==> inputs of run a <==
==> flow/design.v (excerpt) <==
module apb_dut (
  input  wire        PSEL,
  input  wire        PENABLE,
  input  wire [31:0] PADDR,
  input  wire        PWRITE,
  input  wire [31:0] PWDATA,
  input  wire        PCLK,
  input  wire        PRESET,
  output reg  [31:0] PRDATA,
  output reg         PREADY,
  output reg         PSLVERR
);
Settings: LEC_CHECK=0, ABC_AREA=0, CAP_MARGIN=20, CORE_MARGIN=2, CORE_UTILIZATION=72, CTS_CLUSTER_DIAMETER=204, CTS_CLUSTER_SIZE=47, SETUP_SLACK_MARGIN=0.69, SLEW_MARGIN=20; clock period 2.33 ns.
run.sh (not shown) runs the stock make flow with config.mk's settings and CLKGATE_MAP_FILE=.
==> run b (differences from run a) <==
Settings changed: ABC_AREA 0 to not set, CELL_PAD_IN_SITES_DETAIL_PLACEMENT set to 0, CELL_PAD_IN_SITES_GLOBAL_PLACEMENT set to 0, CORE_ASPECT_RATIO set to 0.64, CTS_CLUSTER_DIAMETER 204 to not set, CTS_CLUSTER_SIZE 47 to 100, GPL_ROUTABILITY_DRIVEN set to 0, MAX_ROUTING_LAYER set to met5, MIN_ROUTING_LAYER set to met1, PLACE_DENSITY_LB_ADDON set to 0.05, SETUP_SLACK_MARGIN 0.69 to not set.
==> flow/constraint.sdc (replaced) <==
create_clock -name core_clock -period 3.17 [get_ports {PCLK}]
set_input_delay 0.6340 -clock core_clock [delete_from_list [all_inputs] [get_ports {PCLK}]]
set_output_delay 0.6340 -clock core_clock [all_outputs]
set_load 0.01 [all_outputs]
==> run c (differences from run a) <==
Settings changed: ABC_AREA 0 to not set, CORE_UTILIZATION 72 to 34, CTS_CLUSTER_DIAMETER 204 to not set, CTS_CLUSTER_SIZE 47 to not set, SETUP_SLACK_MARGIN 0.69 to not set.
==> flow/constraint.sdc (replaced) <==
create_clock -name core_clock -period 4.19 [get_ports {PCLK}]
set_input_delay 0.8380 -clock core_clock [delete_from_list [all_inputs] [get_ports {PCLK}]]
set_output_delay 0.8380 -clock core_clock [all_outputs]
set_load 0.01 [all_outputs]
==> results <==
| item | run c | run b | run a |
|---|---|---|---|
| Status | finished clean | finished with violations | did not finish |
| Last stage reached | - | - | 5_1_grt |
| Layout check failures | - | negative setup slack | - |
| Width of the chip | 344 um | 296 um | 237 um |
| Max IR drop VDD | 0.000309 V | 0.000610 V | - |
| Overall die area | 0.118 mm^2 | 0.0564 mm^2 | 0.0563 mm^2 |
| Total Negative Setup Slacks | 0 ns | -0.293 ns | - |
| Max-cap violations | 0 | 0 | - |
| Cell depth of the worst hold path | 2 | 2 | - |
| Total power | 21.0 mW | 27.2 mW | - |
| Fp util | 34.3% | 72.8% | 72.8% |
| Sink of the worst hold path | ps[1] | ps[1] | - |
| Worst path buffer plus inverter count | 5 | 7 | - |
| Antenna Violating Nets Remaining | 0 | 0 | - |
| Total of cells resized after clock tree synthesis | 59 | 248 | 664 |
| Least-Margin Pin Slew | 1.10 ns | 1.16 ns | - |
| 1st-iter DRT viols | 1949 | 4458 | - |
| Maximum level of the CTS H-tree | 3 | 3 | 1 |

==> v13: inputs <==
==> flow/design.v <==
module apb_dut (
  input  wire        PSEL,
  input  wire        PENABLE,
  input  wire [31:0] PADDR,
  input  wire        PWRITE,
  input  wire [31:0] PWDATA,
  input  wire        PCLK,
  input  wire        PRESET,
  output reg  [31:0] PRDATA,
  output reg         PREADY,
  output reg         PSLVERR
);
  parameter IDLE   = 2'b00;
  parameter SETUP  = 2'b01;
  parameter ACCESS = 2'b10;
  reg [1:0] ps, ns;  
  reg [31:0] mem [31:0];  
  reg        mem_we;      
  always @(posedge PCLK) begin
    if (PRESET) begin
      ps <= IDLE;
    end else begin
      ps <= ns;
    end
  end
  always @(posedge PCLK) begin
    if (mem_we) begin
      mem[PADDR[4:0]] <= PWDATA;
    end
  end
  always @(*) begin
    ns      = ps;
    PREADY  = 1'b0;  
    PSLVERR = 1'b0;  
    mem_we  = 1'b0;
    PRDATA  = mem[PADDR[4:0]];
    case (ps)
      IDLE: begin
        if (PSEL == 1'b1 && PENABLE == 1'b0) begin
          ns = SETUP;
        end else begin
          ns = IDLE;
        end
      end
      SETUP: begin
        if (PSEL == 1'b1 && PENABLE == 1'b1) begin
          ns     = ACCESS;
          PREADY = 1'b1;  
          if (PADDR >= 32) begin  
            PSLVERR = 1'b1;
          end else begin
            if (PWRITE) begin
              mem_we = 1'b1;
            end
          end
        end else if (PSEL == 1'b1 && PENABLE == 1'b0) begin
          ns = SETUP;
        end else begin
          ns = IDLE;
        end
      end
      ACCESS: begin
        PREADY = 1'b1;  
        if (PADDR >= 32) begin
          PSLVERR = 1'b1;
        end
        if (PSEL == 1'b1 && PENABLE == 1'b0) begin
          ns = SETUP;
        end else if (PSEL == 1'b0 && PENABLE == 1'b0) begin
          ns = IDLE;
        end else begin
          ns = IDLE;
        end
      end
      default: ns = IDLE;
    endcase
  end
endmodule
==> flow/run.sh <==
#!/bin/bash
# the make line also repeats each setting of config.mk as NAME=value (left out here)
make -C /OpenROAD-flow-scripts/flow DESIGN_CONFIG=/design/flow/config.mk WORK_HOME=/design/flow/orfs CLKGATE_MAP_FILE= finish
==> flow/config.mk <==
export PLATFORM = sky130hd
export DESIGN_NAME = apb_dut
export DESIGN_NICKNAME = apb_dut
export VERILOG_FILES = /design/flow/design.v
export SDC_FILE = /design/flow/constraint.sdc
export NUM_CORES = 4
export LEC_CHECK = 0
export ABC_AREA = 0
export CAP_MARGIN = 20
export CORE_MARGIN = 2
export CORE_UTILIZATION = 72
export CTS_CLUSTER_DIAMETER = 333
export CTS_CLUSTER_SIZE = 98
export PLACE_DENSITY = 0.4
export SETUP_SLACK_MARGIN = 0.53
export SLEW_MARGIN = 20
==> flow/constraint.sdc <==
create_clock -name core_clock -period 2.33 [get_ports {PCLK}]
set_input_delay 0.4660 -clock core_clock [delete_from_list [all_inputs] [get_ports {PCLK}]]
set_output_delay 0.4660 -clock core_clock [all_outputs]
set_load 0.01 [all_outputs]
==> v30 (differences from v13) <==
- ABC_AREA: 0 -> unset
- CORE_UTILIZATION: 72 -> 11
- CTS_CLUSTER_DIAMETER: 333 -> unset
- CTS_CLUSTER_SIZE: 98 -> unset
- PLACE_DENSITY: 0.4 -> unset
- SETUP_SLACK_MARGIN: 0.53 -> unset
==> flow/constraint.sdc (replaced) <==
create_clock -name core_clock -period 6.59 [get_ports {PCLK}]
set_input_delay 1.3180 -clock core_clock [delete_from_list [all_inputs] [get_ports {PCLK}]]
set_output_delay 1.3180 -clock core_clock [all_outputs]
set_load 0.01 [all_outputs]
==> v5 (differences from v13) <==
- ABC_AREA: 0 -> unset
- CORE_UTILIZATION: 72 -> 40
- CTS_CLUSTER_DIAMETER: 333 -> unset
- CTS_CLUSTER_SIZE: 98 -> unset
- PLACE_DENSITY: 0.4 -> unset
- SETUP_SLACK_MARGIN: 0.53 -> unset
==> flow/constraint.sdc (replaced) <==
create_clock -name core_clock -period 4.2 [get_ports {PCLK}]
set_input_delay 0.8400 -clock core_clock [delete_from_list [all_inputs] [get_ports {PCLK}]]
set_output_delay 0.8400 -clock core_clock [all_outputs]
set_load 0.01 [all_outputs]
==> reports/results.tsv <==
stage	metric	value	unit
floorplan	num_rows	219	
placement	dp.final_hpwl	68100	um
floorplan	fp-utilization	0.110	
clock_network	cts_setup_buffers	0	
clock_network	cts_made_buffers	94	
placement	place.gp.congestion	0.781	
placement	placed_cells	6948	
clock_network	cts_resized	0	
floorplan	fp.coreArea	355000	um2
floorplan	die_h	601	um
floorplan	die_width	601	um
placement	place_area	46900	um2
clock_network	htree_num_levels	3	
status	status	no timing/DRC/antenna violations	
That was v30.
==> reports/results.tsv <==
stage	metric	value	unit
status	status	no timing/DRC/antenna violations	
placement	dp.final_hpwl	61700	um
clock_network	cts_made_buffers	101	
placement	place_area	44100	um2
floorplan	die_width	317	um
floorplan	die_h	317	um
floorplan	fp-utilization	0.405	
placement	place.gp.congestion	0.805	
floorplan	fp.coreArea	96900	um2
clock_network	htree_num_levels	3	
That was v5.
==> reports/results.tsv <==
stage	metric	value	unit
status	stop_error	[ERROR DPL-0033] detailed placement checks failed during check placement.	
clock_network	cts_setup_buffers	107	
placement	dp.final_hpwl	59900	um
clock_network	cts_made_buffers	14	
status	lastStage	5_1_grt	
clock_network	cts_resized	604	
floorplan	die_width	237	um
placement	placed_cells	3059	
floorplan	fp-utilization	0.728	
status	status	aborted with a tool error	
That was v13.
Power and IR drop assume default switching activity.
